**design/flow/config.mk**
```make
export PLATFORM = sky130hd
export DESIGN_NAME = CPU
export DESIGN_NICKNAME = CPU
export VERILOG_FILES = /design/flow/design.v
export SDC_FILE = /design/flow/constraint.sdc
export NUM_CORES = 4
export LEC_CHECK = 0
export CAP_MARGIN = 20
export CELL_PAD_IN_SITES_GLOBAL_PLACEMENT = 1
export CORE_MARGIN = 2
export CORE_UTILIZATION = 57
export CTS_CLUSTER_SIZE = 19
export PLACE_DENSITY_LB_ADDON = 0.11
export SETUP_SLACK_MARGIN = 0.96
export SLEW_MARGIN = 20
```
**design/flow/constraint.sdc**
```tcl
create_clock -name core_clock -period 8.1 [get_ports {clk}]
set_input_delay 1.6200 -clock core_clock [delete_from_list [all_inputs] [get_ports {clk}]]
set_output_delay 1.6200 -clock core_clock [all_outputs]
set_load 0.01 [all_outputs]
```
**design/flow/design.v**
```verilog
module alu(rs1,rs2,alu_control,funct3,funct7,zero,alu_out);
input [31:0] rs1;
input [31:0] rs2;
input [3:0] alu_control;
input [2:0] funct3;
input [6:0] funct7;
output reg zero;             
output reg[31:0] alu_out;
always @(*)begin
	alu_out=0;
	zero=0;
	case(alu_control)
		4'b0000:begin 
			case(funct3)
				0:begin
					if(funct7==7'b0000000)begin 
						alu_out=rs1+rs2;
					end
					else begin 
						alu_out=rs1-rs2;
					end
				end
				1:begin
					alu_out=rs1<<rs2[4:0];
				end
				2:begin
					alu_out=($signed(rs1) < $signed(rs2))?1:0;
				end
				3:begin
					alu_out=(rs1<rs2)?1:0;
				end
				4:begin
					alu_out=rs1^rs2;
				end
				5:begin
					if(funct7==7'b0000000)begin
						alu_out=rs1>>rs2[4:0];
					end
					else begin
						alu_out=$signed(rs1)>>>rs2[4:0];
					end
				end
				6:begin
					alu_out=rs1|rs2;
				end
				default:begin
					alu_out=rs1&rs2;
				end
			endcase
		end
		4'b0001:begin 
			alu_out=rs1+rs2;
		end
		4'b0010:begin 
			case(funct3)
				0:begin
					alu_out=rs1+rs2;
				end
				1:begin
					alu_out=rs1<<rs2[4:0];
				end
				2:begin
					alu_out=($signed(rs1)<$signed(rs2))?1:0;
				end
				3:begin
					alu_out=(rs1<rs2)?1:0;
				end
				4:begin
					alu_out=rs1^rs2;
				end
				5:begin
					if(rs2[11:5]==7'b0000000)begin
						alu_out=rs1>>rs2[4:0];
					end
					else begin
						alu_out=$signed(rs1)>>>rs2[4:0];
					end
				end
				6:begin
					alu_out=rs1|rs2;
				end
				default:begin
					alu_out=rs1&rs2;
				end
			endcase
		end
		4'b0011:begin 
			alu_out=rs1+rs2;
		end
		4'b0100:begin 
			case(funct3)
				0:zero=(rs1==rs2);
				1:zero=(rs1!=rs2);
				4:zero=($signed(rs1)<$signed(rs2));
				5:zero=($signed(rs1)>=$signed(rs2));
				6:zero=(rs1<rs2);
				7:zero=(rs1>=rs2);
				default:zero=0;
			endcase
		end
		4'b0101:begin 
			alu_out=rs2;
		end
		4'b0110:begin 
			alu_out=rs1+rs2;
		end
		default:begin
			alu_out=0;
			zero=0;
		end
	endcase
end
endmodule
module decoder(instr_out,control_signal);
input [31:0] instr_out;
output reg [13:0] control_signal;
always @(*) begin
case (instr_out[6:0])
	7'b0110011:begin 
		control_signal=14'b0000_1100_00_0001;
		end
	7'b0000011:begin 
		control_signal=14'b0001_1110_00_1000;
		end
	7'b0010011:begin 
		control_signal=14'b0010_1100_00_1001;
		end
	7'b0100011:begin 
		control_signal=14'b0011_0101_00_1000;
		end
	7'b1100011:begin 
		control_signal=14'b0100_0100_11_0000;
		end
	7'b0110111:begin 
		control_signal=14'b0101_1111_00_1111;
		end
	7'b1100111:begin 
		control_signal=14'b0110_1011_10_1011;
		end
	7'b0010111:begin 
		control_signal=14'b0111_1100_00_0111;
		end
	7'b1101111:begin 
		control_signal=14'b1000_1000_01_0011;
		end
	default:
		control_signal=14'b0000_0000_00_0000;
endcase
end
endmodule
module immgen(instr,imm);
input [31:0] instr;
output reg [31:0]imm;
always@(*)begin
	case(instr[6:0])
		7'b0000011,7'b0010011,7'b1100111:begin           
			if(instr[31]==1)begin 
				imm={{20{1'b1}},instr[31:20]};
			end
			else begin
				imm={{20{1'b0}},instr[31:20]};
			end
		end
		7'b0100011:begin 
			if(instr[31]==1)begin
				imm = {{20{1'b1}} , instr[31:25] , instr[11:7]};
			end
			else begin
				imm = {{20{1'b0}} , instr[31:25] , instr[11:7]};
			end
		end
		7'b1100011:begin  
			if(instr[31]==1)begin
				imm = {{19{1'b1}} , instr[31] , instr[7] , instr[30:25] , instr[11:8],1'b0};
			end
			else begin
				imm = {{19{1'b0}} , instr[31] , instr[7] , instr[30:25] , instr[11:8],1'b0};
			end
		end
		7'b0010111,7'b0110111:begin 
			imm={instr[31:12],{12{1'b0}}};
		end
		7'b1101111:begin 
			if(instr[31]==1)begin
				imm = {{11{1'b1}} , instr[31] , instr[19:12] , instr[20] , instr[30:21] , 1'b0};
			end
			else begin
				imm = {{11{1'b0}} , instr[31] , instr[19:12] , instr[20] , instr[30:21] , 1'b0};
			end
		end
		default:begin
			imm=0;
		end
	endcase
end
endmodule
module regfile(clk,rs1_addr,rs2_addr,rd_addr,reg_wrt,rd_data,rs1_data,rs2_data);
input clk;
input [4:0] rs1_addr;
input [4:0] rs2_addr;
input [4:0] rd_addr;
input reg_wrt;
input [31:0] rd_data;
output reg[31:0] rs1_data;
output reg[31:0] rs2_data;
reg [31:0] r [1:31];
always@(posedge clk) begin
	rs1_data <= (rs1_addr == 5'd0) ? 32'd0 : r[rs1_addr];
	rs2_data <= (rs2_addr == 5'd0) ? 32'd0 : r[rs2_addr];
	if(reg_wrt && rd_addr != 5'd0)
		r[rd_addr] <= rd_data;
end
endmodule
module CPU(
    input             clk,
    input             rst,
    input      [31:0] data_out,
    input      [31:0] instr_out,
    output reg        instr_read,
    output reg        data_read,
    output reg [31:0] instr_addr,
    output reg [31:0] data_addr,
    output reg [3:0]  data_write,
    output reg [31:0] data_in
);
localparam S_IF  = 2'd0;
localparam S_ID  = 2'd1;
localparam S_EX  = 2'd2;
localparam S_MEM = 2'd3;
reg  [1:0]  state;
reg  [31:0] pc;
reg  [31:0] ir;
reg  [1:0]  ld_off;
wire [13:0] signal;
wire [31:0] rs1_data;
wire [31:0] rs2_data;
wire [31:0] imm;
wire [31:0] src2;
wire        zero;
wire [31:0] alu_out;
wire [31:0] pc_plus_imm;
wire [31:0] pc_plus4;
reg  [31:0] rd_data;
reg         reg_wrt;
reg  [31:0] next_pc;
reg  [31:0] ld_data;
wire [6:0] opcode = ir[6:0];
wire [2:0] funct3 = ir[14:12];
wire is_load   = (opcode == 7'b0000011);
wire is_store  = (opcode == 7'b0100011);
wire is_branch = (opcode == 7'b1100011);
wire is_jal    = (opcode == 7'b1101111);
wire is_jalr   = (opcode == 7'b1100111);
wire is_auipc  = (opcode == 7'b0010111);
decoder decoder(
.instr_out(ir),
.control_signal(signal)
);
regfile regfile(
.clk(clk),
.rs1_addr(instr_out[19:15]),
.rs2_addr(instr_out[24:20]),
.rd_addr(ir[11:7]),
.reg_wrt(reg_wrt),
.rd_data(rd_data),
.rs1_data(rs1_data),
.rs2_data(rs2_data)
);
immgen immgen(
.instr(ir),
.imm(imm)
);
assign pc_plus4    = pc + 32'd4;
assign pc_plus_imm = pc + imm;
assign src2 = signal[3] ? imm : rs2_data;
alu alu(
.rs1(rs1_data),
.rs2(src2),
.alu_control(signal[13:10]),
.funct3(funct3),
.funct7(ir[31:25]),
.zero(zero),
.alu_out(alu_out)
);
always @(*) begin
	case (funct3)
		3'b000: begin
			case (ld_off)
				2'd0: ld_data = {{24{data_out[7]}},  data_out[7:0]};
				2'd1: ld_data = {{24{data_out[15]}}, data_out[15:8]};
				2'd2: ld_data = {{24{data_out[23]}}, data_out[23:16]};
				default: ld_data = {{24{data_out[31]}}, data_out[31:24]};
			endcase
		end
		3'b001: ld_data = ld_off[1] ? {{16{data_out[31]}}, data_out[31:16]}
		                            : {{16{data_out[15]}}, data_out[15:0]};
		3'b100: begin
			case (ld_off)
				2'd0: ld_data = {24'd0, data_out[7:0]};
				2'd1: ld_data = {24'd0, data_out[15:8]};
				2'd2: ld_data = {24'd0, data_out[23:16]};
				default: ld_data = {24'd0, data_out[31:24]};
			endcase
		end
		3'b101: ld_data = ld_off[1] ? {16'd0, data_out[31:16]} : {16'd0, data_out[15:0]};
		default: ld_data = data_out;
	endcase
end
always @(*) begin
	if ((is_branch && zero) || is_jal)
		next_pc = pc_plus_imm;
	else if (is_jalr)
		next_pc = {alu_out[31:1], 1'b0};
	else
		next_pc = pc_plus4;
end
always @(*) begin
	reg_wrt = 1'b0;
	rd_data = alu_out;
	if (state == S_MEM) begin
		reg_wrt = 1'b1;
		rd_data = ld_data;
	end else if (state == S_EX && !is_load) begin
		reg_wrt = signal[9];
		if (is_jal || is_jalr)
			rd_data = pc_plus4;
		else if (is_auipc)
			rd_data = pc_plus_imm;
	end
end
always @(*) begin
	instr_read = (state == S_IF);
	instr_addr = pc;
	data_addr  = alu_out;
	data_read  = (state == S_EX) && is_load;
	data_write = 4'b0000;
	data_in    = rs2_data;
	if (state == S_EX && is_store) begin
		case (funct3)
			3'b000: begin
				data_write = 4'b0001 << alu_out[1:0];
				data_in    = {4{rs2_data[7:0]}};
			end
			3'b001: begin
				data_write = alu_out[1] ? 4'b1100 : 4'b0011;
				data_in    = {2{rs2_data[15:0]}};
			end
			default: data_write = 4'b1111;
		endcase
	end
end
always @(posedge clk) begin
	if (rst) begin
		state <= S_IF;
		pc    <= 32'd0;
	end else begin
		case (state)
			S_IF: state <= S_ID;
			S_ID: begin
				ir    <= instr_out;
				state <= S_EX;
			end
			S_EX: begin
				ld_off <= alu_out[1:0];
				if (is_load) begin
					state <= S_MEM;
				end else begin
					pc    <= next_pc;
					state <= S_IF;
				end
			end
			default: begin
				pc    <= pc_plus4;
				state <= S_IF;
			end
		endcase
	end
end
endmodule
```
**design/flow/run.sh**
```bash
#!/bin/bash
# the make line also repeats each setting of config.mk as NAME=value (left out here)
make -C /OpenROAD-flow-scripts/flow DESIGN_CONFIG=/design/flow/config.mk WORK_HOME=/design/flow/orfs CLKGATE_MAP_FILE= finish
```
==> job_summary.md, run 1 <==
### Metrics collected by this job

| Metric | Value |
|---|---|
| Synthesized cell area | 0.0672 mm^2 |
| Max-Cap Viols | 0 |
| Fp util | 57.2% |
| Worst setup path startpoint | ir[4] |
| Gr ovfl total | 0 |
| Nets@finish | 5,925 |
| Root Buffer Master | clkbuf_16 |
| Avg Inst Size Synth | 12.4 um^2 |
| Total number of yosys warnings | 5 |
| Vias per cell | 8.25 |
| Inst Count DP | 7,028 |
| Routed vias | 60,967 |
| Routability Congestion | 1.13 |
| Synth Instances | 5,421 |
| Sequential power share | 40.8% |
| Vias in the first global route | 57,931 |
| Syn Nets | 5,602 |
| Synth logic family | multiplexers |
| Mux frac, synth | 21.0% |
| Yosys reg bits | 1,126 |
| Post-DRT Antenna Nets | 0 |
| WP data arrival | 5.67 ns |
| Wire per inst | 45.1 um |
| Total clock sinks | 1,126 |
| Slowest CP cell | clkdlybuf4s50_1 |
| Drt first pass iters | 8 |
| Tcrit/Tclk final | 90.0% |
| Synth area leaders | edfxtp_1, mux4_2, dfxtp_1 |
| Top-level I/O count | 168 |
| Fin cells | 7,387 |
| Worst Skew | 0.0821 ns |
| CTS hold repair buffers | 0 |
| Clock Power Share | 32.5% |
| Initial DRC Count | 12,277 |
| Ys flop type | edfxtp_1 |
| # Cells Yosys | 5,421 |
| Critical path depth in cells | 16 |
| Switching share of power | 33.6% |
| Area added between synthesis and finish | 16.9% |
| Max Slew Vio Count | 0 |
| Setup crit end kind | output port |
| Die x size | 347 um |
| Outcome | no timing/DRC/antenna violations |
| Clock-pin slew on the worst setup and hold paths | 0.06 ns |
| Flip-flops with a built-in enable | 1,026 |
| Synth top area share | 45.8% |
| IO Port Bufs | 167 |
| Aoi share | 14.2% |
| Sequential share of the synthesized area | 48.8% |
| Crit start category | register |
| Fin Setup TNS | 0 ns |
| Cell Chain, Critical Path | buf_6 > xor2_4 > a31oi_4 > buf_6 > o21ai_2 > nand2_2 > buf_4 > inv_2 > buf_4 > o21ai_0 > o21ai_0 > o21ai_1 > nor3_1 > a21oi_1 > a221o_2 > clkdlybuf4s50_1 |
| NetSw | 5600 uW |
| Max-slew headroom | 10.5% |
| Gr usage total | 54.4% |
| Worst R2R Path Depth | 22 |
| Comb power frac | 26.7% |
| R2r setup slk | 1.44 ns |
| Hold path depth | 2 |
| Fmax | 137 MHz |
| H-tree depth | 3 |
| VDD IR max | 0.252 mV |
| Clk latency late pin | 0.78 ns |
| Largest net degree at the start of global routing | 147 |
| Pwr/cell area | 212 mW/mm^2 |
| Dpl cell area | 0.0721 mm^2 |
| Yosys chip area | 0.0672 mm^2 |
| Final Instance Area | 0.0786 mm^2 |
| Hold Violations, Final | 0 |
| Worst path bufs/invs | 6 |
| Comb power | 4460 uW |
| Top-count cell post-synth | edfxtp_1 |
| Commonest cells post-synth | edfxtp_1, mux4_2, nor2_1, nand2_1, a21oi_1 |
| CP max stage delay | 0.63 ns |
| Main power group | sequential cells |
| Routed WL | 333,000 um |
| Pre-CTS WS | 0.0974 ns |
| OpenROAD warning count | 86 |
| Delay-heaviest family, CP | AND-OR/OR-AND gates |
| Final setup viols | 0 |
| CTS tree | yes |
| Max clock buf depth | 3 |
| Global-route wire length before repair | 457,000 um |
| # DRC | 0 |
| R2R Path End | pc[4] |
| Antenna violations before repair | 29 |
| Worst flop-to-flop path startpoint | ir[4] |
| Min Tclk post-route | 7.29 ns |
| Rows | 126 |
| Slew @ Worst Pin | 1.32 ns |
| Hold path startpoint | pc[10] |
| Hold_ws | 0.578 ns |
| Placeable Area | 0.118 mm^2 |
| Post-synthesis simple-gate area fraction | 9.10% |
| CP endpoint | data_addr[6] |
| Post-synthesis async set-or-reset flop share | 0% |
| Xor+xnor area frac | 1.32% |
| Leak | 0.0272 uW |
| Worst Path Max Fanout | 11 |
| Setup CP Type | register to output port |
| Worst Hold End | pc[10] |
| Worst hold path class | register to register |
| Seq power | 6800 uW |
| Vert. Die Dim | 347 um |
| Internal power component | 11,100 uW |
| TritonCTS Buffers | 112 |
| Die area | 0.121 mm^2 |
| Cell Type Count | 113 |
| Placed wire-length estimate | 210,000 um |
| Leading area contributor after synthesis | edfxtp_1 |
| RSZ-0062 raised after global routing | true |
| Crit path required time | 6.48 ns |
| Power Clock | 5420 uW |
| PnR worst setup slack | 0.813 ns |
| Adder share | 2.21% |
routing by layer:
metal	routed length [um]	share of wire (%)	track usage, %
met1	99000	30	62.5
met2	140000	42	78.9
met3	55000	16	22.3
met4	39200	12	47.2
met5	231	0.069	0.440
metrics by stage:
step,util [%],total power (uW)
floorplan,-,8900
global placement,61.3,10600
detailed placement,61.3,10600
CTS,65.9,16100
global route,66.8,16800
finish,66.8,16700
repair_timing:
action,in CTS,in global routing
setup endpoints to repair,85,36
buffers inserted,85,49
pin swaps,62,70
resized,295,149
gates cloned,2,2
cell type report:
cell class / instances / area, um^2
multi-input combinational: 3725 / 34100
clock inverter: 57 / 674
inverter: 152 / 596
antenna: 12 / 30.0
sequential: 1126 / 32800
clock buffer: 152 / 2990
timing repair buffer: 627 / 5500
fill: 8038 / 39000
tap: 1536 / 1920
==> run 2: changes to the inputs <==
Settings changed: CELL_PAD_IN_SITES_GLOBAL_PLACEMENT 1 to default, CORE_UTILIZATION 57 to 66, CTS_CLUSTER_SIZE 19 to 39, MAX_ROUTING_LAYER from default to met4, PLACE_DENSITY_LB_ADDON 0.11 to default, SETUP_SLACK_MARGIN 0.96 to default.
Clock period 8.1 ns to 6.44 ns, I/O delays scaled along.
==> job_summary.md, run 2 <==
## Implementation flow summary

| Metric | Value |
|---|---|
| Routability Congestion | 1.21 |
| Synth area leaders | edfxtp_1, mux4_2, dfxtp_1 |
| Flip-flops with a built-in enable | 1,026 |
| Die area | 0.104 mm^2 |
| Synthesized cell area | 0.0672 mm^2 |
| Aoi share | 14.2% |
| # Cells Yosys | 5,421 |
| Top-level I/O count | 168 |
| Placed wire-length estimate | 222,000 um |
| H-tree depth | 3 |
| Post-synthesis simple-gate area fraction | 9.10% |
| Synth logic family | multiplexers |
| IO Port Bufs | 167 |
| Top-count cell post-synth | edfxtp_1 |
| Post-synthesis async set-or-reset flop share | 0% |
| Avg Inst Size Synth | 12.4 um^2 |
| First Err | [ERROR GRT-0116] Global routing finished with congestion. Check the congestion regions in the DRC Viewer. |
| Total clock sinks | 1,126 |
| Total number of yosys warnings | 5 |
| Rows | 117 |
| Die x size | 323 um |
| Gr ovfl total | 749 |
| Syn Nets | 5,602 |
| Ys flop type | edfxtp_1 |
| Yosys chip area | 0.0672 mm^2 |
| Vert. Die Dim | 323 um |
| Synth top area share | 45.8% |
| Mux frac, synth | 21.0% |
| Sequential share of the synthesized area | 48.8% |
| Root Buffer Master | clkbuf_16 |
| Yosys reg bits | 1,126 |
| Cell Type Count | 113 |
| Inst Count DP | 7,228 |
| Fp util | 66.3% |
| Placeable Area | 0.101 mm^2 |
| CTS hold repair buffers | 0 |
| Gr usage total | 89.8% |
| Xor+xnor area frac | 1.32% |
| Commonest cells post-synth | edfxtp_1, mux4_2, nor2_1, nand2_1, a21oi_1 |
| Failing step | global routing (5_1_grt) |
| Max clock buf depth | 3 |
| Outcome | did not finish |
| Synth Instances | 5,421 |
| TritonCTS Buffers | 109 |
| Leading area contributor after synthesis | edfxtp_1 |
| Adder share | 2.21% |
run 2: metal layers:
| metal | GRT overflow | GRT usage, % |
|---|---|---|
| met1 | 83 | 89.0 |
| met2 | 308 | 97.3 |
| met3 | 111 | 82.4 |
| met4 | 247 | 87.8 |
| met5 | - | - |
run 2: repair_timing:
item | 4_1_cts
pin swaps | 187
cloned | 7
endpoints found under the setup margin | 67
gates resized | 613
buffers inserted | 182
run 2: stage by stage:
step / util (%) / setup slack (ns) / instance area [um^2]
CTS: 81.4 / -0.332 / 82600
detailed placement: 73.9 / -0.397 / 75000
global placement: 73.9 / -0.420 / 74900
floorplan: - / 0.0611 / 67300
==> run 3: changes to the inputs <==
Settings changed: CORE_ASPECT_RATIO from default to 0.5, CORE_UTILIZATION 66 to 64, CTS_CLUSTER_DIAMETER from default to 354, CTS_CLUSTER_SIZE 39 to 98, MAX_ROUTING_LAYER met4 to default, PLACE_DENSITY from default to 0.35, SETUP_SLACK_MARGIN from default to 1.49.
Clock period 6.44 ns to 6.64 ns, I/O delays scaled along.
==> job_summary.md, run 3 <==
## Implementation flow summary

| Metric | Value |
|---|---|
| Synthesized cell area | 0.0672 mm^2 |
| Placeable Area | 0.105 mm^2 |
| Total number of yosys warnings | 5 |
| Gr usage total | 80.7% |
| Routability Congestion | 1.16 |
| IO Port Bufs | 167 |
| Outcome | did not finish |
| Cell Type Count | 113 |
| Yosys reg bits | 1,126 |
| Die area | 0.108 mm^2 |
| Yosys chip area | 0.0672 mm^2 |
| Syn Nets | 5,602 |
| Gr ovfl total | 17 |
| CTS hold repair buffers | 0 |
| Synth Instances | 5,421 |
| Die x size | 462 um |
| Aoi share | 14.2% |
| Avg Inst Size Synth | 12.4 um^2 |
| Commonest cells post-synth | edfxtp_1, mux4_2, nor2_1, nand2_1, a21oi_1 |
| Adder share | 2.21% |
| Placed wire-length estimate | 226,000 um |
| Pre-CTS WS | -0.116 ns |
| Leading area contributor after synthesis | edfxtp_1 |
| # Cells Yosys | 5,421 |
| H-tree depth | 1 |
| Synth top area share | 45.8% |
| Vert. Die Dim | 233 um |
| Total clock sinks | 1,126 |
| Mux frac, synth | 21.0% |
| Max clock buf depth | 3 |
| Root Buffer Master | clkbuf_16 |
| Ys flop type | edfxtp_1 |
| Synth logic family | multiplexers |
| Fp util | 64.3% |
| Failing step | global routing (5_1_grt) |
| Post-synthesis async set-or-reset flop share | 0% |
| Rows | 84 |
| Post-synthesis simple-gate area fraction | 9.10% |
| Top-count cell post-synth | edfxtp_1 |
| Xor+xnor area frac | 1.32% |
| Top-level I/O count | 168 |
| TritonCTS Buffers | 15 |
| Flip-flops with a built-in enable | 1,026 |
| Sequential share of the synthesized area | 48.8% |
| Inst Count DP | 7,108 |
| Synth area leaders | edfxtp_1, mux4_2, dfxtp_1 |
| First Err | [ERROR GRT-0232] Routing congestion too high. Check the congestion heatmap in the GUI. |
-- run 3: layer usage --
layer  track usage (%)  GRT overflow
met1              82.2             1
met2              91.7             5
met3              72.0             3
met4              72.8             8
met5              59.0             0
-- run 3: stage by stage --
stage | cell area [um^2] | setup TNS, ns | total power, uW
CTS | 77800 | -1.36 | 16100
global placement | 73700 | 0 | 13100
floorplan | 67700 | 0 | 10900
detailed placement | 73700 | -0.473 | 13200
-- run 3: repair_timing --
item / CTS
cloned: 12
endpoints found under the setup margin: 1084
pin swaps: 197
gates resized: 583
hold endpoints to repair: 0
buffers inserted: 168
==> run 4: changes to the inputs <==
Settings changed: CELL_PAD_IN_SITES_GLOBAL_PLACEMENT from default to 1, CORE_ASPECT_RATIO 0.5 to 0.98, CORE_UTILIZATION 64 to 45, CTS_CLUSTER_DIAMETER 354 to default, CTS_CLUSTER_SIZE 98 to 99, HOLD_SLACK_MARGIN from default to 0.16, PLACE_DENSITY 0.35 to default, PLACE_DENSITY_LB_ADDON from default to 0.11, SETUP_SLACK_MARGIN 1.49 to -0.74, SLEW_MARGIN 20 to 35.
Clock period 6.64 ns to 13.9 ns, I/O delays scaled along.
==> job_summary.md, run 4 <==
### Metrics collected by this job

| Metric | Value |
|---|---|
| Post-synthesis async set-or-reset flop share | 0% |
| Slowest CP cell | o21ai_0 |
| Sequential power share | 41.9% |
| Synth Instances | 5,421 |
| Tcrit/Tclk final | 79.7% |
| R2r setup slk | 5.72 ns |
| Placed wire-length estimate | 216,000 um |
| Post-DRT Antenna Nets | 0 |
| Area added between synthesis and finish | 13.0% |
| Comb power | 2200 uW |
| Synth logic family | multiplexers |
| Critical path depth in cells | 20 |
| Top-count cell post-synth | edfxtp_1 |
| Root Buffer Master | clkbuf_16 |
| Worst path bufs/invs | 4 |
| Vias in the first global route | 51,593 |
| Max-slew headroom | 24.3% |
| Worst hold path class | register to register |
| CTS tree | yes |
| NetSw | 3010 uW |
| Synthesized cell area | 0.0672 mm^2 |
| Hold path depth | 1 |
| Clock Power Share | 34.7% |
| Multi-input gate area | 0.0326 mm^2 |
| Outcome | no timing/DRC/antenna violations |
| Worst R2R Path Depth | 18 |
| Syn Nets | 5,602 |
| CP max stage delay | 0.77 ns |
| Resized Gates After CTS | 0 |
| Fin cells | 7,594 |
| Flip-flops with a built-in enable | 1,026 |
| Inst Count DP | 7,364 |
| Nets@finish | 5,679 |
| Max Slew Vio Count | 0 |
| Fillcell total | 12,920 |
| VDD IR max | 0.118 mV |
| PnR worst setup slack | 2.82 ns |
| Cell Chain, Critical Path | nand4bb_1 > o22ai_2 > a2111oi_2 > or2_2 > buf_4 > inv_2 > buf_4 > ha_1 > o211ai_1 > o21bai_1 > a31oi_1 > o21ai_0 > a21oi_1 > o31ai_1 > xnor2_1 > a221oi_1 > o21ai_0 > a21o_1 > or2_2 > clkdlybuf4s50_1 |
| Leak | 0.0258 uW |
| Routability Congestion | 1.06 |
| Power Clock | 3270 uW |
| Final Power | 9430 uW |
| Leading area contributor after synthesis | edfxtp_1 |
| Main power group | sequential cells |
| Post-synthesis simple-gate area fraction | 9.10% |
| Switching share of power | 32.0% |
| Worst Hold End | state[2] |
| Worst setup path startpoint | ir[2] |
| Clk latency late pin | 0.79 ns |
| Vert. Die Dim | 387 um |
| CTS hold repair buffers | 0 |
| Drt first pass iters | 6 |
| Cell Type Count | 113 |
| Worst flop-to-flop path startpoint | ir[5] |
| Final setup viols | 0 |
| Global-route wire length before repair | 428,000 um |
| Worst Path Max Fanout | 39 |
| Slew @ Worst Pin | 1.10 ns |
| WP data arrival | 8.30 ns |
| R2R Path End | pc[4] |
| Min Tclk post-route | 11.08 ns |
| Ys flop type | edfxtp_1 |
| Fin Setup TNS | 0 ns |
| Commonest cells post-synth | edfxtp_1, mux4_2, nor2_1, nand2_1, a21oi_1 |
| Seq. cell area | 0.0328 mm^2 |
| RSZ-0062 raised after global routing | false |
| Avg Inst Size Synth | 12.4 um^2 |
| Routed vias | 54,723 |
| OpenROAD warning count | 87 |
| Setup crit end kind | output port |
| Largest net degree at the start of global routing | 136 |
| IO Port Bufs | 167 |
| Top-level I/O count | 168 |
| Rows | 140 |
| Aoi share | 14.2% |
| Pre-CTS WS | 3.83 ns |
| Fmax | 90.3 MHz |
| Internal power component | 6420 uW |
| Die x size | 394 um |
| Hold path startpoint | state[0] |
| H-tree depth | 3 |
| Initial DRC Count | 8,522 |
| Max clock buf depth | 3 |
| Total number of yosys warnings | 5 |
| Die area | 0.153 mm^2 |
| # Cells Yosys | 5,421 |
| Adder share | 2.21% |
| Setup bufs post-CTS | 0 |
| Delay-heaviest family, CP | AND-OR/OR-AND gates |
| Yosys reg bits | 1,126 |
| Clock-pin slew on the worst setup and hold paths | 0.06 ns |
| Yosys chip area | 0.0672 mm^2 |
| Max-Cap Viols | 0 |
| Fin util | 51.1% |
| Sequential share of the synthesized area | 48.8% |
| Synth area leaders | edfxtp_1, mux4_2, dfxtp_1 |
| Placeable Area | 0.149 mm^2 |
| Fp util | 45.3% |
| TritonCTS Buffers | 117 |
| # DRC | 0 |
| Pwr/cell area | 124 mW/mm^2 |
| Gr usage total | 40.4% |
| Worst Skew | 0.0642 ns |
| Comb power frac | 23.3% |
| Hold Violations, Final | 0 |
| Wire per inst | 41.5 um |
| Xor+xnor area frac | 1.32% |
| Routed WL | 315,000 um |
| Seq power | 3960 uW |
| Antenna violations before repair | 23 |
| CP endpoint | data_addr[31] |
| Total clock sinks | 1,126 |
| Setup CP Type | register to output port |
| Mux frac, synth | 21.0% |
| Vias per cell | 7.21 |
| Synth top area share | 45.8% |
| Crit start category | register |
| Gr ovfl total | 0 |
| Crit path required time | 11.12 ns |
## run 4: final cells by class
class	count	share of cell area (%)
antenna	5	0.0165
timing repair buffer	378	4.51
tap	1988	3.27
clock inverter	59	1.04
inverter	152	0.751
clock buffer	163	4.25
sequential	1126	43.2
multi-input combinational	3723	43.0
## run 4: metal layers
| metal | up-vias | GRT usage (%) | share of wire [%] |
|---|---|---|---|
| li1 | 21878 | - | - |
| met1 | 28242 | 55.1 | 39 |
| met2 | 3820 | 59.7 | 44 |
| met3 | 765 | 9.28 | 11 |
| met4 | 18 | 22.5 | 6.6 |
| met5 | - | 0 | 0.036 |
## run 4: through the flow
step / hold WS (ns) / area [um^2]
finish: 0.543 / 76000
global route: 0.558 / 76000
CTS: 0.531 / 75900
detailed placement: 0.530 / 71900
global placement: 0.508 / 71700
floorplan: 0.530 / 67200
==> run 5: changes to the inputs <==
Settings changed: CELL_PAD_IN_SITES_GLOBAL_PLACEMENT 1 to 0, CORE_ASPECT_RATIO 0.98 to default, CORE_UTILIZATION 45 to 71, CTS_CLUSTER_SIZE 99 to 19, HOLD_SLACK_MARGIN 0.16 to default, PLACE_DENSITY_LB_ADDON 0.11 to 0.02, SETUP_SLACK_MARGIN -0.74 to 3.34, SLEW_MARGIN 35 to 20.
==> job_summary.md, run 5 <==
## Implementation flow summary

| Metric | Value |
|---|---|
| H-tree depth | 3 |
| Avg Inst Size Synth | 12.4 um^2 |
| Sequential share of the synthesized area | 48.8% |
| Synth area leaders | edfxtp_1, mux4_2, dfxtp_1 |
| Adder share | 2.21% |
| Synth logic family | multiplexers |
| First Err | [ERROR GRT-0116] Global routing finished with congestion. Check the congestion regions in the DRC Viewer. |
| Outcome | did not finish |
| Leading area contributor after synthesis | edfxtp_1 |
| Vert. Die Dim | 312 um |
| Root Buffer Master | clkbuf_16 |
| Gr usage total | 87.3% |
| Mux frac, synth | 21.0% |
| Cell Type Count | 113 |
| Total clock sinks | 1,126 |
| TritonCTS Buffers | 109 |
| CTS hold repair buffers | 0 |
| Routability Congestion | 1.24 |
| Max clock buf depth | 3 |
| Flip-flops with a built-in enable | 1,026 |
| Total number of yosys warnings | 5 |
| Yosys chip area | 0.0672 mm^2 |
| Synth top area share | 45.8% |
| Aoi share | 14.2% |
| Fp util | 71.8% |
| Top-level I/O count | 168 |
| Post-synthesis async set-or-reset flop share | 0% |
| Synthesized cell area | 0.0672 mm^2 |
| Failing step | global routing (5_1_grt) |
| Die area | 0.0972 mm^2 |
| Rows | 112 |
| # Cells Yosys | 5,421 |
| Xor+xnor area frac | 1.32% |
| Synth Instances | 5,421 |
| Ys flop type | edfxtp_1 |
| Gr ovfl total | 355 |
| Top-count cell post-synth | edfxtp_1 |
| Post-synthesis simple-gate area fraction | 9.10% |
| Yosys reg bits | 1,126 |
| Commonest cells post-synth | edfxtp_1, mux4_2, nor2_1, nand2_1, a21oi_1 |
| Die x size | 312 um |
| Syn Nets | 5,602 |
| IO Port Bufs | 167 |
| Placeable Area | 0.0936 mm^2 |
| Placed wire-length estimate | 206,000 um |
| Inst Count DP | 6,595 |
==> run 5: what timing repair did <==
item	in CTS
setup endpoints to repair	25
gates cloned	0
resized	10
setup buffers	14
==> run 5: layer usage <==
| metal | global-route usage, % | GRT overflow |
|---|---|---|
| met3 | 80.7 | 29 |
| met2 | 95.8 | 132 |
| met5 | 56.2 | 11 |
| met4 | 82.2 | 147 |
| met1 | 89.2 | 36 |
==> run 5: metrics by stage <==
stage / cell area, um^2 / hold WS [ns] / power [uW] / setup WS (ns)
after CTS: 74300 / 0.537 / 9190 / 3.29
after detailed placement: 70500 / 0.523 / 6040 / 3.63
after global placement: 70500 / 0.528 / 5980 / 3.80
after floorplan: 67200 / 0.530 / 5190 / 5.17
==> run 6: changes to the inputs <==
Settings changed: ABC_AREA from default to 0, CAP_MARGIN 20 to 5, CELL_PAD_IN_SITES_DETAIL_PLACEMENT from default to 2, CELL_PAD_IN_SITES_GLOBAL_PLACEMENT 0 to 1, CORE_ASPECT_RATIO from default to 1.1, CORE_UTILIZATION 71 to 45, CTS_CLUSTER_SIZE 19 to 99, HOLD_SLACK_MARGIN from default to 0.02, PLACE_DENSITY_LB_ADDON 0.02 to 0.11, SETUP_SLACK_MARGIN 3.34 to default, SLEW_MARGIN 20 to 35, TNS_END_PERCENT from default to 75.
Clock period 13.9 ns to 19.3 ns, I/O delays scaled along.
==> job_summary.md, run 6 <==
### Metrics collected by this job

| Metric | Value |
|---|---|
| Die area | 0.153 mm^2 |
| Internal power component | 4650 uW |
| Max Slew Vio Count | 0 |
| Die x size | 373 um |
| Fin Setup TNS | 0 ns |
| Aoi share | 14.2% |
| IO Port Bufs | 167 |
| Setup crit end kind | output port |
| CP max stage delay | 0.72 ns |
| Initial DRC Count | 9,225 |
| TritonCTS Buffers | 115 |
| Yosys chip area | 0.0672 mm^2 |
| Vias in the first global route | 59,897 |
| Synth top area share | 45.8% |
| Setup CP Type | register to output port |
| Worst Hold End | state[2] |
| Total clock sinks | 1,126 |
| R2R Path End | pc[20] |
| Final setup viols | 0 |
| Fin cells | 7,561 |
| R2r setup slk | 10.51 ns |
| Nets@finish | 5,673 |
| Max-Cap Viols | 0 |
| Crit path required time | 15.44 ns |
| NetSw | 2380 uW |
| Post-DRT Antenna Nets | 0 |
| Fmax | 80.8 MHz |
| Vias per cell | 7.83 |
| Leak | 0.0258 uW |
| Routed WL | 377,000 um |
| Clock Power Share | 35.5% |
| Hold Violations, Final | 0 |
| Main power group | sequential cells |
| WP data arrival | 8.52 ns |
| Top-level I/O count | 168 |
| Ys flop type | edfxtp_1 |
| Max clock buf depth | 3 |
| # Cells Yosys | 5,421 |
| VDD IR max | 0.112 mV |
| # DRC | 0 |
| Rows | 148 |
| Cell Chain, Critical Path | nand4bb_1 > o22ai_4 > and2_1 > a21oi_1 > o21ai_0 > inv_1 > ha_1 > inv_1 > a21oi_1 > nand2_1 > o31ai_1 > nand4_1 > nor4_1 > a21oi_1 > o211ai_1 > o2111ai_1 > o221ai_1 > buf_4 > o21ba_2 > clkdlybuf4s50_1 |
| Hold path depth | 1 |
| Leading area contributor after synthesis | edfxtp_1 |
| Worst setup path startpoint | ir[2] |
| Fin util | 51.3% |
| Gr ovfl total | 0 |
| Worst R2R Path Depth | 19 |
| OpenROAD warning count | 84 |
| Routed vias | 59,208 |
| Largest net degree at the start of global routing | 101 |
| Commonest cells post-synth | edfxtp_1, mux4_2, nor2_1, nand2_1, a21oi_1 |
| Total number of yosys warnings | 5 |
| Max-slew headroom | 22.9% |
| Post-synthesis simple-gate area fraction | 9.10% |
| Comb power frac | 23.9% |
| Critical path depth in cells | 20 |
| CTS hold repair buffers | 0 |
| CTS tree | yes |
| Tcrit/Tclk final | 64.2% |
| Synth logic family | multiplexers |
| H-tree depth | 3 |
| Comb power | 1680 uW |
| Synth area leaders | edfxtp_1, mux4_2, dfxtp_1 |
| Synth Instances | 5,421 |
| Hold_ws | 0.522 ns |
| Pwr/cell area | 92.4 mW/mm^2 |
| Fp util | 45.4% |
| Sequential power share | 40.6% |
| Synthesized cell area | 0.0672 mm^2 |
| Xor+xnor area frac | 1.32% |
| Delay-heaviest family, CP | AND-OR/OR-AND gates |
| Post-synthesis async set-or-reset flop share | 0% |
| Cell Type Count | 113 |
| Hold path startpoint | state[0] |
| Worst path bufs/invs | 4 |
| Root Buffer Master | clkbuf_16 |
| Avg Inst Size Synth | 12.4 um^2 |
| Setup bufs post-CTS | 0 |
| Syn Nets | 5,602 |
| Min Tclk post-route | 12.38 ns |
| Gr usage total | 48.7% |
| Antenna violations before repair | 31 |
| Clock-pin slew on the worst setup and hold paths | 0.07 ns |
| Yosys reg bits | 1,126 |
| Power Clock | 2500 uW |
| Slew @ Worst Pin | 1.15 ns |
| Resized Gates After CTS | 0 |
| Worst Path Max Fanout | 17 |
| Drt first pass iters | 8 |
| Seq power | 2850 uW |
| Mux frac, synth | 21.0% |
| Pre-CTS WS | 7.82 ns |
| Top-count cell post-synth | edfxtp_1 |
| Placeable Area | 0.148 mm^2 |
| Area added between synthesis and finish | 13.1% |
| Sequential share of the synthesized area | 48.8% |
| Outcome | no timing/DRC/antenna violations |
| Placed wire-length estimate | 244,000 um |
| Clk latency late pin | 0.78 ns |
| Switching share of power | 33.8% |
| Wire per inst | 49.8 um |
| Inst Count DP | 7,316 |
| RSZ-0062 raised after global routing | false |
| Vert. Die Dim | 409 um |
| CP endpoint | data_write[1] |
| Adder share | 2.21% |
| Most used cell, CP | a21oi_1 |
| Worst Skew | 0.0566 ns |
| Slowest CP cell | o22ai_4 |
| Worst flop-to-flop path startpoint | ir[2] |
| Global-route wire length before repair | 511,000 um |
| Crit start category | register |
| Worst hold path class | register to register |
| Flip-flops with a built-in enable | 1,026 |
| PnR worst setup slack | 6.92 ns |
| Routability Congestion | 1.06 |
run 6: layer usage:
| metal | vias up | GRT usage [%] | share of wire, % |
|---|---|---|---|
| li1 | 21871 | - | - |
| met1 | 30457 | 58.1 | 34 |
| met2 | 5287 | 74.9 | 45 |
| met3 | 1577 | 11.5 | 11 |
| met4 | 16 | 40.1 | 10 |
| met5 | - | 0 | 0.028 |
run 6: stage by stage:
stage | power, uW | cell area [um^2]
finish | 7030 | 76100
global route | 7120 | 76000
CTS | 6930 | 75700
detailed placement | 4470 | 71800
global placement | 4430 | 71500
floorplan | 3730 | 67200
run 6: area by class of cell:
| cell class | instances | area (um^2) |
|---|---|---|
| Sequential cell | 1126 | 32800 |
| Antenna cell | 19 | 47.5 |
| Clock buffer | 142 | 3060 |
| Inverter | 152 | 571 |
| Fill cell | 14075 | 72100 |
| Tap cell | 1950 | 2440 |
| Timing Repair Buffer | 374 | 3500 |
| Multi-Input combinational cell | 3723 | 32700 |
| Clock inverter | 75 | 935 |
==> run 7: changes to the inputs <==
Settings changed: ABC_AREA 0 to default, CAP_MARGIN 5 to 30, CELL_PAD_IN_SITES_GLOBAL_PLACEMENT 1 to default, CORE_ASPECT_RATIO 1.1 to 1.03, CORE_UTILIZATION 45 to 34, CTS_CLUSTER_DIAMETER from default to 265, CTS_CLUSTER_SIZE 99 to 70, GPL_ROUTABILITY_DRIVEN from default to 0, GPL_TIMING_DRIVEN from default to 1, HOLD_SLACK_MARGIN 0.02 to 0.27, MIN_ROUTING_LAYER from default to met2, PLACE_DENSITY from default to 0.87, PLACE_DENSITY_LB_ADDON 0.11 to default, TNS_END_PERCENT 75 to default.
Clock period 19.3 ns to 9.08 ns, I/O delays scaled along.
==> job_summary.md, run 7 <==
## Implementation flow summary

| Metric | Value |
|---|---|
| Cell Type Count | 113 |
| Synthesized cell area | 0.0672 mm^2 |
| Max clock buf depth | 3 |
| Avg Inst Size Synth | 12.4 um^2 |
| H-tree depth | 1 |
| Gr usage total | 105% |
| Post-synthesis async set-or-reset flop share | 0% |
| Adder share | 2.21% |
| CTS hold repair buffers | 0 |
| TritonCTS Buffers | 20 |
| Aoi share | 14.2% |
| Outcome | did not finish |
| Placed wire-length estimate | 367,000 um |
| Gr ovfl total | 20,646 |
| Fp util | 34.2% |
| Die x size | 442 um |
| IO Port Bufs | 167 |
| Commonest cells post-synth | edfxtp_1, mux4_2, nor2_1, nand2_1, a21oi_1 |
| Synth top area share | 45.8% |
| Total number of yosys warnings | 5 |
| Ys flop type | edfxtp_1 |
| Vert. Die Dim | 455 um |
| Synth logic family | multiplexers |
| Top-level I/O count | 168 |
| Synth Instances | 5,421 |
| Rows | 165 |
| # Cells Yosys | 5,421 |
| Top-count cell post-synth | edfxtp_1 |
| Die area | 0.201 mm^2 |
| Yosys reg bits | 1,126 |
| Total clock sinks | 1,126 |
| Failing step | global routing (5_1_grt) |
| Sequential share of the synthesized area | 48.8% |
| Placeable Area | 0.196 mm^2 |
| Syn Nets | 5,602 |
| Leading area contributor after synthesis | edfxtp_1 |
| Inst Count DP | 7,934 |
| Mux frac, synth | 21.0% |
| Yosys chip area | 0.0672 mm^2 |
| Root Buffer Master | clkbuf_16 |
| Synth area leaders | edfxtp_1, mux4_2, dfxtp_1 |
| Post-synthesis simple-gate area fraction | 9.10% |
| Xor+xnor area frac | 1.32% |
| First Err | [ERROR GRT-0116] Global routing finished with congestion. Check the congestion regions in the DRC Viewer. |
| Flip-flops with a built-in enable | 1,026 |
run 7: repair_timing:
action / CTS
buffers inserted: 70
endpoints found under the setup margin: 807
gates cloned: 1
resized: 281
pin swaps: 31
run 7: metrics by stage:
stage / hold WS [ns] / setup TNS, ns / worst slack [ns] / cell area (um^2) / total power, uW
floorplan: 0.530 / 0 / 0.352 / 67200 / 7940
global placement: 0.505 / 0 / 0.735 / 72200 / 8990
detailed placement: 0.545 / -273.67 / -2.78 / 72300 / 10200
CTS: 0.613 / -0.0159 / -0.00942 / 74700 / 12400
run 7: layer usage:
layer / track usage [%] / overflow
met5: 98.5 / 949
met4: 88.5 / 2624
met3: 113 / 8719
met2: 107 / 8354
met1: - / -
==> run 8: changes to the inputs <==
Settings changed: CAP_MARGIN 30 to 20, CELL_PAD_IN_SITES_DETAIL_PLACEMENT 2 to default, CORE_ASPECT_RATIO 1.03 to default, CORE_UTILIZATION 34 to 72, CTS_CLUSTER_DIAMETER 265 to default, CTS_CLUSTER_SIZE 70 to 99, GPL_ROUTABILITY_DRIVEN 0 to default, GPL_TIMING_DRIVEN 1 to default, HOLD_SLACK_MARGIN 0.27 to default, MIN_ROUTING_LAYER met2 to default, PLACE_DENSITY 0.87 to default, SLEW_MARGIN 35 to 20.
Clock period 9.08 ns to 8.32 ns, I/O delays scaled along.
==> job_summary.md, run 8 <==
## Implementation flow summary

| Metric | Value |
|---|---|
| Leading area contributor after synthesis | edfxtp_1 |
| TritonCTS Buffers | 108 |
| Placed wire-length estimate | 209,000 um |
| Ys flop type | edfxtp_1 |
| Die x size | 310 um |
| Vert. Die Dim | 310 um |
| Flip-flops with a built-in enable | 1,026 |
| IO Port Bufs | 167 |
| Die area | 0.0959 mm^2 |
| Outcome | did not finish |
| Mux frac, synth | 21.0% |
| Total number of yosys warnings | 5 |
| Aoi share | 14.2% |
| Max clock buf depth | 3 |
| Post-synthesis async set-or-reset flop share | 0% |
| Synth Instances | 5,421 |
| Commonest cells post-synth | edfxtp_1, mux4_2, nor2_1, nand2_1, a21oi_1 |
| Gr usage total | 88.6% |
| Failing step | global routing (5_1_grt) |
| Root Buffer Master | clkbuf_16 |
| Xor+xnor area frac | 1.32% |
| Top-level I/O count | 168 |
| # Cells Yosys | 5,421 |
| Pre-CTS WS | 0.326 ns |
| Yosys reg bits | 1,126 |
| Adder share | 2.21% |
| Rows | 112 |
| Cell Type Count | 113 |
| Sequential share of the synthesized area | 48.8% |
| Fp util | 72.4% |
| Gr ovfl total | 605 |
| Post-synthesis simple-gate area fraction | 9.10% |
| Avg Inst Size Synth | 12.4 um^2 |
| Synthesized cell area | 0.0672 mm^2 |
| H-tree depth | 3 |
| Syn Nets | 5,602 |
| Placeable Area | 0.0929 mm^2 |
| Routability Congestion | 1.23 |
| Synth area leaders | edfxtp_1, mux4_2, dfxtp_1 |
| First Err | [ERROR GRT-0116] Global routing finished with congestion. Check the congestion regions in the DRC Viewer. |
| Yosys chip area | 0.0672 mm^2 |
| Synth top area share | 45.8% |
| Top-count cell post-synth | edfxtp_1 |
| Synth logic family | multiplexers |
| Total clock sinks | 1,126 |
[run 8: per-stage QoR]
step	setup TNS (ns)	instance area (um^2)	hold WS (ns)	util, %	cells
floorplan	0	67200	0.530	-	5421
global placement	0	71000	0.541	76.5	6661
detailed placement	0	71100	0.534	76.5	6662
CTS	-0.0169	74900	0.543	80.6	6878
[run 8: per-layer routing]
metal / GRT overflow / track usage [%]
met1: 76 / 89.3
met5: 15 / 60.9
met4: 214 / 86.0
met3: 64 / 82.6
met2: 236 / 96.4
[run 8: what timing repair did]
| item | CTS |
|---|---|
| resized | 20 |
| pin swaps | 3 |
| endpoints found under the setup margin | 25 |
| setup buffers | 14 |
| hold buffers | 0 |
==> run 9: changes to the inputs <==
Settings changed: CORE_UTILIZATION 72 to 57, CTS_CLUSTER_SIZE 99 to default, SETUP_SLACK_MARGIN from default to 1.03, TNS_END_PERCENT from default to 5.
Clock period 8.32 ns to 6.76 ns, I/O delays scaled along.
==> job_summary.md, run 9 <==
### Metrics collected by this job

| Metric | Value |
|---|---|
| Outcome | complete, but fails checks |
| Layout check fault list | negative setup slack |
| Hold Violations, Final | 0 |
| CTS hold repair buffers | 0 |
| Synth area leaders | edfxtp_1, mux4_2, dfxtp_1 |
| Fmax | 145 MHz |
| Worst hold path class | register to register |
| Final Power | 20,600 uW |
| Nets@finish | 6,262 |
| Final Instance Area | 0.0822 mm^2 |
| R2R Path End | pc[31] |
| Worst R2R Path Depth | 46 |
| Ys flop type | edfxtp_1 |
| Synth Instances | 5,421 |
| Routability Congestion | 1.18 |
| Setup CP Type | register to output port |
| Adder share | 2.21% |
| Wire per inst | 43.5 um |
| Fin Setup TNS | -0.891 ns |
| Sequential share of the synthesized area | 48.8% |
| Worst setup path startpoint | ir[6] |
| Switching share of power | 33.5% |
| OpenROAD warning count | 89 |
| Fillcell total | 7,783 |
| Crit path required time | 5.41 ns |
| Clk latency late pin | 0.79 ns |
| H-tree depth | 3 |
| Die area | 0.121 mm^2 |
| Cell Type Count | 113 |
| Synth logic family | multiplexers |
| Clock Power Share | 31.3% |
| WP data arrival | 5.53 ns |
| Die x size | 347 um |
| Routed vias | 62,433 |
| Leading area contributor after synthesis | edfxtp_1 |
| CP endpoint | data_addr[25] |
| Seq power | 8130 uW |
| Max clock buf depth | 3 |
| Syn Nets | 5,602 |
| Avg Inst Size Synth | 12.4 um^2 |
| R2r setup slk | -0.02 ns |
| Area added between synthesis and finish | 22.2% |
| RSZ-0062 raised after global routing | true |
| Delay-heaviest family, CP | AND-OR/OR-AND gates |
| Setup crit end kind | output port |
| TritonCTS Buffers | 110 |
| VDD IR max | 0.348 mV |
| Internal power component | 13,700 uW |
| Xor+xnor area frac | 1.32% |
| PnR worst setup slack | -0.123 ns |
| Dpl cell area | 0.0746 mm^2 |
| Max-slew headroom | 18.4% |
| Yosys reg bits | 1,126 |
| Gr usage total | 54.4% |
| Aoi share | 14.2% |
| Placed wire-length estimate | 212,000 um |
| Comb power frac | 29.2% |
| Fp util | 57.2% |
| Vert. Die Dim | 347 um |
| Mux frac, synth | 21.0% |
| Vias per cell | 8.09 |
| Drt first pass iters | 9 |
| Comb power | 6030 uW |
| Commonest cells post-synth | edfxtp_1, mux4_2, nor2_1, nand2_1, a21oi_1 |
| # DRC | 0 |
| Flip-flops with a built-in enable | 1,026 |
| Post-DRT Antenna Nets | 0 |
| Leak | 0.0292 uW |
| Total clock sinks | 1,126 |
| Main power group | sequential cells |
| Final setup viols | 13 |
| IO Port Bufs | 167 |
| Largest net degree at the start of global routing | 117 |
| Vias in the first global route | 59,205 |
| Pre-CTS WS | -0.273 ns |
| Synthesized cell area | 0.0672 mm^2 |
| Gr ovfl total | 0 |
| Sequential power share | 39.4% |
| Hold path depth | 2 |
| Initial DRC Count | 12,628 |
| Max-Cap Viols | 0 |
| Top-level I/O count | 168 |
| # Cells Yosys | 5,421 |
| Top-count cell post-synth | edfxtp_1 |
| Worst Skew | 0.0783 ns |
| Worst path bufs/invs | 11 |
| Hold path startpoint | pc[6] |
| Worst flop-to-flop path startpoint | ir[6] |
| Tcrit/Tclk final | 102% |
| Yosys chip area | 0.0672 mm^2 |
| Antenna violations before repair | 25 |
| Clock-pin slew on the worst setup and hold paths | 0.06 ns |
| Slew @ Worst Pin | 1.22 ns |
| Critical path depth in cells | 26 |
| CTS tree | yes |
| Synth top area share | 45.8% |
| Slowest CP cell | a2111oi_4 |
| Post-synthesis async set-or-reset flop share | 0% |
| Root Buffer Master | clkbuf_16 |
| Global-route wire length before repair | 459,000 um |
| Worst Hold End | pc[6] |
| Worst Path Max Fanout | 6 |
| Placeable Area | 0.118 mm^2 |
| Post-synthesis simple-gate area fraction | 9.10% |
| Pwr/cell area | 251 mW/mm^2 |
| Max Slew Vio Count | 0 |
| NetSw | 6900 uW |
| Most used cell, CP | buf_6 |
| Rows | 126 |
| Min Tclk post-route | 6.88 ns |
| Crit start category | register |
| Total number of yosys warnings | 5 |
| CP max stage delay | 0.63 ns |
| Power Clock | 6460 uW |
| Routed WL | 336,000 um |
==> run 9: what timing repair did <==
item,CTS,global route
pin swaps,138,99
endpoints found under the setup margin,279,357
setup buffers,167,34
resized,385,183
endpoints found under the hold margin,0,0
cloned,4,4
==> run 9: per-layer routing <==
metal | vias to the layer above | GRT usage (%) | routed length (um)
met5 | - | 0.0400 | 184
met4 | 20 | 44.1 | 37300
met3 | 2150 | 20.9 | 55200
met2 | 7482 | 78.2 | 139000
met1 | 29732 | 65.4 | 104000
li1 | 23049 | - | -
==> run 9: metrics by stage <==
stage | utilization (%) | cells | hold WS, ns
CTS | 68.8 | 7668 | 0.598
finish | 69.9 | 7721 | 0.627
detailed placement | 63.5 | 7292 | 0.591
floorplan | - | 5421 | 0.530
global route | 69.8 | 7712 | 0.625
global placement | 63.4 | 7290 | 0.597
==> run 9: cell type report <==
type	instances	area [um^2]	area share (%)
antenna	11	27.5	0.0335
clock buffer	138	2920	3.55
clock inverter	67	724	0.882
inverter	152	597	0.726
multi-input combinational	3727	34600	42.1
sequential	1126	32800	39.9
tap	1536	1920	2.34
timing repair buffer	964	8600	10.5
==> run 10: changes to the inputs <==
Settings changed: CELL_PAD_IN_SITES_DETAIL_PLACEMENT from default to 0, CELL_PAD_IN_SITES_GLOBAL_PLACEMENT from default to 3, CORE_ASPECT_RATIO from default to 1.49, CORE_MARGIN 2 to 6, CORE_UTILIZATION 57 to 40, GPL_ROUTABILITY_DRIVEN from default to 1, GPL_TIMING_DRIVEN from default to 1, HOLD_SLACK_MARGIN from default to 0.01, MAX_ROUTING_LAYER from default to met4, MIN_ROUTING_LAYER from default to met1, PLACE_DENSITY from default to 0.41, SETUP_SLACK_MARGIN 1.03 to 0.11, SLEW_MARGIN 20 to 5, TNS_END_PERCENT 5 to 35.
Clock period 6.76 ns to 7.96 ns, I/O delays scaled along.
==> job_summary.md, run 10 <==
### Metrics collected by this job

| Metric | Value |
|---|---|
| Outcome | no timing/DRC/antenna violations |
| H-tree depth | 3 |
| Fmax | 128 MHz |
| WP data arrival | 6.22 ns |
| Post-synthesis async set-or-reset flop share | 0% |
| CP max stage delay | 0.57 ns |
| Fin util | 46.8% |
| Pwr/cell area | 213 mW/mm^2 |
| Comb power frac | 25.6% |
| Crit start category | register |
| Crit path required time | 6.37 ns |
| Avg Inst Size Synth | 12.4 um^2 |
| Gr usage total | 36.9% |
| Yosys reg bits | 1,126 |
| Drt first pass iters | 6 |
| WL met2 | 157,000 um |
| Worst R2R Path Depth | 20 |
| Switching share of power | 32.5% |
| Antenna violations before repair | 17 |
| Critical path depth in cells | 20 |
| Fp util | 40.3% |
| Synth top area share | 45.8% |
| Routability Congestion | 1.10 |
| TritonCTS Buffers | 107 |
| R2r setup slk | 0.68 ns |
| CTS tree | yes |
| Max-slew headroom | 16.2% |
| Leading area contributor after synthesis | edfxtp_1 |
| Hold Violations, Final | 0 |
| Tcrit/Tclk final | 98.2% |
| Root Buffer Master | clkbuf_16 |
| Gr ovfl total | 0 |
| CTS hold repair buffers | 0 |
| IO Port Bufs | 167 |
| Area added between synthesis and finish | 16.2% |
| Global-route wire length before repair | 447,000 um |
| Seq power | 6910 uW |
| Cell Chain, Critical Path | buf_4 > nand3b_1 > nor2_1 > nand2_1 > nand2b_2 > a21o_1 > mux2i_1 > ha_1 > buf_4 > inv_1 > a21oi_1 > o21ai_0 > a211o_1 > a211o_1 > nor4_2 > buf_4 > nor3b_1 > o311ai_1 > buf_4 > clkdlybuf4s50_1 |
| Routed vias | 53,871 |
| Worst Hold End | state[2] |
| Commonest cells post-synth | edfxtp_1, mux4_2, nor2_1, nand2_1, a21oi_1 |
| Worst Skew | 0.0901 ns |
| Total clock sinks | 1,126 |
| Syn Nets | 5,602 |
| OpenROAD warning count | 89 |
| Final setup viols | 0 |
| Max clock buf depth | 3 |
| Setup CP Type | register to output port |
| Delay-heaviest family, CP | AND-OR/OR-AND gates |
| Post-synthesis simple-gate area fraction | 9.10% |
| Largest net degree at the start of global routing | 154 |
| # DRC | 0 |
| Vert. Die Dim | 512 um |
| Inst Count DP | 7,757 |
| Worst path bufs/invs | 6 |
| Die x size | 348 um |
| Wire per inst | 41.2 um |
| Synth area leaders | edfxtp_1, mux4_2, dfxtp_1 |
| R2R Path End | pc[4] |
| Yosys chip area | 0.0672 mm^2 |
| # Cells Yosys | 5,421 |
| Hold path startpoint | state[0] |
| Initial DRC Count | 6,206 |
| Xor+xnor area frac | 1.32% |
| Post-DRT Antenna Nets | 0 |
| Flip-flops with a built-in enable | 1,026 |
| Slowest CP cell | clkdlybuf4s50_1 |
| Cell Type Count | 113 |
| Top sig layer | met4 |
| Clock-pin slew on the worst setup and hold paths | 0.06 ns |
| Worst hold path class | register to register |
| Leak | 0.0268 uW |
| Main power group | sequential cells |
| Met3 wire length | 23,200 um |
| Fin cells | 8,015 |
| RSZ-0062 raised after global routing | true |
| Vias per cell | 6.72 |
| Synth logic family | multiplexers |
| Aoi share | 14.2% |
| Pre-CTS WS | 0.196 ns |
| Worst flop-to-flop path startpoint | ir[5] |
| Setup crit end kind | output port |
| Worst Path Max Fanout | 12 |
| Total number of yosys warnings | 5 |
| CP endpoint | data_addr[21] |
| Internal power component | 11,300 uW |
| Min Tclk post-route | 7.81 ns |
| Slew @ Worst Pin | 1.24 ns |
| Power Clock | 5480 uW |
| Max Slew Vio Count | 0 |
| Ys flop type | edfxtp_1 |
| Max-Cap Viols | 0 |
| NetSw | 5410 uW |
| Sequential share of the synthesized area | 48.8% |
| Placeable Area | 0.167 mm^2 |
| Mux frac, synth | 21.0% |
| PnR worst setup slack | 0.147 ns |
| Vias in the first global route | 53,610 |
| Synth Instances | 5,421 |
| VDD IR max | 0.332 mV |
| Nets@finish | 5,866 |
| Synthesized cell area | 0.0672 mm^2 |
| Worst setup path startpoint | ir[5] |
| Sequential power share | 41.5% |
| Adder share | 2.21% |
| Comb power | 4260 uW |
| Routed WL | 330,000 um |
| Clk latency late pin | 0.76 ns |
| Die area | 0.178 mm^2 |
| Rows | 183 |
| Hold path depth | 1 |
| Top-count cell post-synth | edfxtp_1 |
| Clock Power Share | 32.9% |
| Routed length on met1 | 119,000 um |
| Most used cell, CP | buf_4 |
| Top-level I/O count | 168 |
| Placed wire-length estimate | 233,000 um |
run 10: stage by stage:
| stage | cell area [um^2] | total power (uW) | TNS [ns] | hold slack [ns] |
|---|---|---|---|---|
| floorplan | 67200 | 9060 | 0 | 0.530 |
| global placement | 73300 | 11000 | 0 | 0.539 |
| detailed placement | 73300 | 11000 | 0 | 0.536 |
| CTS | 77600 | 16600 | 0 | 0.546 |
| global route | 78100 | 17100 | -0.0145 | 0.572 |
| finish | 78100 | 16700 | 0 | 0.549 |
run 10: area by class of cell:
cell class	instances	area, um^2
clock inverters	75	977
multi-input cells	3725	33200
well taps	2220	2780
repair buffers	573	5020
diodes	17	42.5
clock buffers	127	2770
inverters	152	582
flip-flops and latches	1126	32800
fillers	15099	88800
run 10: layer usage:
metal,up-vias,track usage [%]
met4,0,26.0
li1,22276,-
met1,27911,42.7
met5,-,-
met2,2822,59.3
met3,862,5.30
run 10: what timing repair did:
item,CTS,global route
pin swaps,16,22
endpoints found under the setup margin,27,29
gates cloned,1,1
buffers inserted,20,14
resized,85,77
==> run 11: changes to the inputs <==
Settings changed: CELL_PAD_IN_SITES_DETAIL_PLACEMENT 0 to default, CELL_PAD_IN_SITES_GLOBAL_PLACEMENT 3 to 2, CORE_ASPECT_RATIO 1.49 to default, CORE_MARGIN 6 to 2, CORE_UTILIZATION 40 to 46, CTS_CLUSTER_SIZE from default to 19, GPL_ROUTABILITY_DRIVEN 1 to default, GPL_TIMING_DRIVEN 1 to default, HOLD_SLACK_MARGIN 0.01 to default, MAX_ROUTING_LAYER met4 to default, MIN_ROUTING_LAYER met1 to default, PLACE_DENSITY 0.41 to default, PLACE_DENSITY_LB_ADDON from default to 0.11, SETUP_SLACK_MARGIN 0.11 to 0.74, SLEW_MARGIN 5 to 20, TNS_END_PERCENT 35 to default.
Clock period 7.96 ns to 6.4 ns, I/O delays scaled along.
==> job_summary.md, run 11 <==
### Metrics collected by this job

| Metric | Value |
|---|---|
| Sequential power share | 38.7% |
| Synthesized cell area | 0.0672 mm^2 |
| Min Tclk post-route | 6.69 ns |
| # Cells Yosys | 5,421 |
| Yosys reg bits | 1,126 |
| Synth logic family | multiplexers |
| IO Port Bufs | 167 |
| Clock-pin slew on the worst setup and hold paths | 0.07 ns |
| Fillcell total | 11,820 |
| Worst Path Max Fanout | 5 |
| Syn Nets | 5,602 |
| Dpl cell area | 0.0768 mm^2 |
| Leak | 0.0306 uW |
| R2R Path End | regfile.r[2][28] |
| Clk latency late pin | 0.79 ns |
| Cell Chain, Critical Path | buf_6 > a211oi_4 > a31o_4 > buf_6 > o211ai_1 > buf_4 > and2_4 > inv_4 > ha_4 > a2111o_1 > o21bai_4 > a31oi_4 > o21ai_4 > buf_4 > a31o_4 > buf_6 > a31oi_4 > xnor2_2 > a211oi_2 > a211oi_2 > or3_4 > buf_6 |
| Worst R2R Path Depth | 36 |
| Fin cells | 8,311 |
| H-tree depth | 3 |
| Setup CP Type | register to output port |
| Worst path bufs/invs | 7 |
| Internal power component | 14,900 uW |
| Die area | 0.149 mm^2 |
| Adder share | 2.21% |
| Pwr/cell area | 259 mW/mm^2 |
| Leading area contributor after synthesis | edfxtp_1 |
| Fp util | 46.3% |
| Antenna violations before repair | 17 |
| Top-level I/O count | 168 |
| Post-synthesis async set-or-reset flop share | 0% |
| Clock Power Share | 30.4% |
| Switching share of power | 32.7% |
| R2r setup slk | -0.18 ns |
| Slowest CP cell | edfxtp_1 |
| OpenROAD warning count | 90 |
| Hold Violations, Final | 0 |
| Initial DRC Count | 8,509 |
| Placeable Area | 0.145 mm^2 |
| CP endpoint | data_addr[25] |
| Fmax | 150 MHz |
| Commonest cells post-synth | edfxtp_1, mux4_2, nor2_1, nand2_1, a21oi_1 |
| Total number of yosys warnings | 5 |
| Nets@finish | 6,467 |
| Routed WL | 329,000 um |
| RSZ-0062 raised after global routing | true |
| Drt first pass iters | 7 |
| Routability Congestion | 1.05 |
| NetSw | 7250 uW |
| Routed vias | 58,400 |
| Hold path depth | 2 |
| Vias per cell | 7.03 |
| Top-count cell post-synth | edfxtp_1 |
| Die x size | 386 um |
| Slew @ Worst Pin | 1.22 ns |
| Area added between synthesis and finish | 27.4% |
| Worst hold path class | register to register |
| Max-Cap Viols | 0 |
| Outcome | complete, but fails checks |
| Most used cell, CP | buf_6 |
| Xor+xnor area frac | 1.32% |
| Hold path startpoint | pc[6] |
| WP data arrival | 5.41 ns |
| Final setup viols | 56 |
| Layout check fault list | negative setup slack |
| Mux frac, synth | 21.0% |
| TritonCTS Buffers | 115 |
| Crit start category | register |
| Max clock buf depth | 3 |
| Aoi share | 14.2% |
| Post-DRT Antenna Nets | 0 |
| Root Buffer Master | clkbuf_16 |
| Gr usage total | 43.5% |
| Worst Hold End | pc[6] |
| Wire per inst | 39.6 um |
| Inst Count DP | 7,860 |
| Placed wire-length estimate | 228,000 um |
| Tcrit/Tclk final | 104% |
| Synth top area share | 45.8% |
| Crit path required time | 5.12 ns |
| Largest net degree at the start of global routing | 106 |
| Setup crit end kind | output port |
| Ys flop type | edfxtp_1 |
| Seq power | 8590 uW |
| Final Instance Area | 0.0857 mm^2 |
| CTS hold repair buffers | 0 |
| VDD IR max | 0.284 mV |
| CP max stage delay | 0.50 ns |
| Delay-heaviest family, CP | AND-OR/OR-AND gates |
| Total clock sinks | 1,126 |
| Comb power frac | 30.9% |
| Flip-flops with a built-in enable | 1,026 |
| Gr ovfl total | 0 |
| Global-route wire length before repair | 446,000 um |
| Worst setup path startpoint | ir[4] |
| # DRC | 0 |
| Vert. Die Dim | 386 um |
| Max Slew Vio Count | 0 |
| Fin util | 58.9% |
| Synth area leaders | edfxtp_1, mux4_2, dfxtp_1 |
| Yosys chip area | 0.0672 mm^2 |
| Worst Skew | 0.0828 ns |
| Main power group | sequential cells |
| Comb power | 6860 uW |
| PnR worst setup slack | -0.286 ns |
| Vias in the first global route | 55,721 |
| Power Clock | 6740 uW |
| Worst flop-to-flop path startpoint | ir[4] |
| Max-slew headroom | 18.1% |
| Avg Inst Size Synth | 12.4 um^2 |
| CTS tree | yes |
| Sequential share of the synthesized area | 48.8% |
| Cell Type Count | 113 |
| Post-synthesis simple-gate area fraction | 9.10% |
| Critical path depth in cells | 22 |
| Synth Instances | 5,421 |
| Rows | 140 |
run 11: cell type report:
cell class                      count  area, um^2  share of cell area [%]
Antenna cell                        9        22.5                  0.0263
Inverter                          152         607                   0.708
Sequential cell                  1126       32800                    38.3
Multi-Input combinational cell   3724       35300                    41.1
Clock buffer                      139        3010                    3.51
Clock inverter                     77         758                   0.885
Tap cell                         1917        2400                    2.80
Timing Repair Buffer             1167       10800                    12.6
run 11: through the flow:
stage / hold slack [ns] / power, uW / setup TNS, ns / setup slack [ns]
2_1_floorplan: 0.530 / 11300 / 0 / 0.385
3_3_place_gp: 0.581 / 14300 / -1.79 / -0.188
3_5_place_dp: 0.592 / 14300 / -3.22 / -0.299
4_1_cts: 0.596 / 21600 / -8.19 / -0.271
5_1_grt: 0.625 / 22700 / -14.66 / -0.359
6_report: 0.605 / 22200 / -8.46 / -0.286
run 11: repair_timing:
item                                    4_1_cts  5_1_grt
buffers inserted                            145       65
resized                                     522      319
endpoints found under the setup margin      285      322
pin swaps                                   148      180
gates cloned                                 10        6
run 11: routing by layer:
metal  vias to the layer above  track usage [%]  part of all wire (%)
met5                         -                0                0.0033
met4                         2             31.5                   9.0
met3                      1075             10.5                    11
met2                      4260             65.4                    44
met1                     29554             55.0                    36
li1                      23509                -                     -
Power figures rest on the tool's default switching activity, not on a simulated workload.
